==> flow/design.v (excerpt) <==
module breakout
	(
		input         clk,
		input         resetn,        
		input  [1:0]  go,            
		input         paddle_tick,   
		input         ball_tick,     
		output [8:0]  x,
		output [7:0]  y,
		output [2:0]  colour,
		output        plot
	);
export LEC_CHECK = 0
export CAP_MARGIN = 20
export CORE_MARGIN = 2
export CORE_UTILIZATION = 72
export SLEW_MARGIN = 20
create_clock -name core_clock -period 8.68 [get_ports {clk}]
run.sh (not shown) runs the stock make flow with config.mk's settings and CLKGATE_MAP_FILE=.
Rerun with:
CORE_UTILIZATION = 40   (was 72)
clock period = 9.36 ns   (was 8.68 ns; I/O delays follow)
Outcome: The new run finished with timing, DRC and antenna clean. Via count fell by 5.6%. Clock power barely changes. Power fell by about 8%. Design area rose by 0.80%. Sequential power fell by about 8%. Setup slack gets better by 120 ps. Worst hold slack stays flat. Global-route usage fell by 17 points.
Rerun with:
CORE_UTILIZATION = 22   (was 40)
Outcome: Worst setup slack improves by 44 ps. Worst hold slack got worse by 8.7 ps. Utilization is lower by 19 points. Clock power went up by about 4%. Die size rose by 80%.
Rerun with:
CORE_UTILIZATION = 40   (was 22)
HOLD_SLACK_MARGIN = -0.1   (was not set)
PLACE_DENSITY_LB_ADDON = 0.08   (was not set)
clock period = 20.0 ns   (was 9.36 ns; I/O delays follow)
=> The new run went through all stages and came out clean. Routed wire length is higher by 6.4%. Power decreases by 53%. Cell count fell by 15%. Register-to-register slack gets better by 10000 ps. Worst setup slack gets better by 10000 ps. Fmax falls by 5.2%. Clock skew climbs by 18 ps. Clock power went down by 53%.
Rerun with:
CAP_MARGIN = 10   (was 20)
CELL_PAD_IN_SITES_GLOBAL_PLACEMENT = 3   (was not set)
CORE_ASPECT_RATIO = 1.49   (was not set)
CORE_MARGIN = 5   (was 2)
CORE_UTILIZATION = 54   (was 40)
CTS_CLUSTER_SIZE = 47   (was not set)
HOLD_SLACK_MARGIN = 0.03   (was -0.1)
MAX_ROUTING_LAYER = met5   (was not set)
PLACE_DENSITY_LB_ADDON = 0.09   (was 0.08)
TNS_END_PERCENT = 25   (was not set)
=> The new run stopped in global placement without I/O, error FLW-0024; die size shrinks by about a fifth; synthesized cell count is unchanged; synthesized area stays the same.


breakout again, from the RTL that the note above started with.
==> flow/design.v (excerpt) <==
module breakout
	(
		input         clk,
		input         resetn,        
		input  [1:0]  go,            
		input         paddle_tick,   
		input         ball_tick,     
		output [8:0]  x,
		output [7:0]  y,
		output [2:0]  colour,
		output        plot
	);
	 wire draw_paddle;
	 wire[8:0] paddle_pos;
	 wire[8:0] ball_x; wire [7:0] ball_y;
	 wire[2:0] BALL_HIT;
	 wire BRICK_HIT;
	 wire [8:0] brick_x;
	 wire [7:0] brick_y;
	 wire fps_clock = paddle_tick | ~resetn;
	 wire thirty_clock = ball_tick | ~resetn;
	paddle_control PC(.clk(clk), .en(fps_clock), .resetn(resetn), .go(go), .ball_x(ball_x), .ball_y(ball_y), .draw(draw_paddle), .current_state(paddle_pos), .PADDLE_HIT(BALL_HIT));
	ball_control BC(.clk(clk), .en(thirty_clock), .reset(resetn), .x(ball_x), .y(ball_y), .PADDLE_HIT(BALL_HIT), .BRICK_HIT(BRICK_HIT), .brick_x(brick_x), .brick_y(brick_y));
	new_draw ND(.clk(clk), .reset(resetn), .paddle_pos(paddle_pos), .p_draw(draw_paddle), .ball_x(ball_x), .ball_y(ball_y), .x(x), .y(y), .color(colour), .wren(plot), .fps(thirty_clock), .BRICK_HIT(BRICK_HIT), .brick_x(brick_x), .brick_y(brick_y));
endmodule
export LEC_CHECK = 0
export CAP_MARGIN = 20
export CELL_PAD_IN_SITES_DETAIL_PLACEMENT = 1
export CORE_MARGIN = 2
export CORE_UTILIZATION = 40
export HOLD_SLACK_MARGIN = -0.1
export MIN_ROUTING_LAYER = met2
export PLACE_DENSITY_LB_ADDON = 0.08
export SETUP_SLACK_MARGIN = 1.41
export SLEW_MARGIN = 20
create_clock -name core_clock -period 20.0 [get_ports {clk}]
The baseline finished with timing, DRC and antenna clean.
==> next run, changes <==
ABC_AREA = 1   (was unset)
CELL_PAD_IN_SITES_DETAIL_PLACEMENT = unset   (was 1)
CORE_UTILIZATION = 72   (was 40)
HOLD_SLACK_MARGIN = unset   (was -0.1)
MIN_ROUTING_LAYER = unset   (was met2)
PLACE_DENSITY = 0.84   (was unset)
PLACE_DENSITY_LB_ADDON = unset   (was 0.08)
SETUP_SLACK_MARGIN = unset   (was 1.41)
clock period = 8.68 ns   (was 20.0 ns; I/O delays follow)
Effect: The new run died in 5_1_grt (GRT-0232). Die size decreases by 47%. Synthesized area decreases by 5.7%. Synthesized cell count increases by 7.4%.
==> next run, changes <==
ABC_AREA = unset   (was 1)
CORE_UTILIZATION = 66   (was 72)
PLACE_DENSITY = unset   (was 0.84)
clock period = 6.72 ns   (was 8.68 ns; I/O delays follow)
Now the flow completed and failed the layout checks on setup timing.
Area after synthesis rises by 6.0%.
Synthesized cell count falls by 6.9%.
Die area rises by 15%.
==> next run, changes <==
CORE_UTILIZATION = 72   (was 66)
CTS_CLUSTER_SIZE = 13   (was unset)
clock period = 6.77 ns   (was 6.72 ns; I/O delays follow)
Effect: The changed run reached the layout checks and failed them: setup timing. Count of clock-buffer cells in the layout goes up by 4. Die size goes down by 8.1%. Setup slack got worse by 0.19 ns. Hold slack improved by 0.018 ns. Flip-flop count is unchanged. Area after synthesis stays the same. Clock power goes up by 17%. Final cell count goes down by 0.40%. Fmax goes down by 3.1%. Clock skew goes down by 0.0042 ns. Via count goes up by 13%.
Power is estimated from default activity; no workload was simulated.
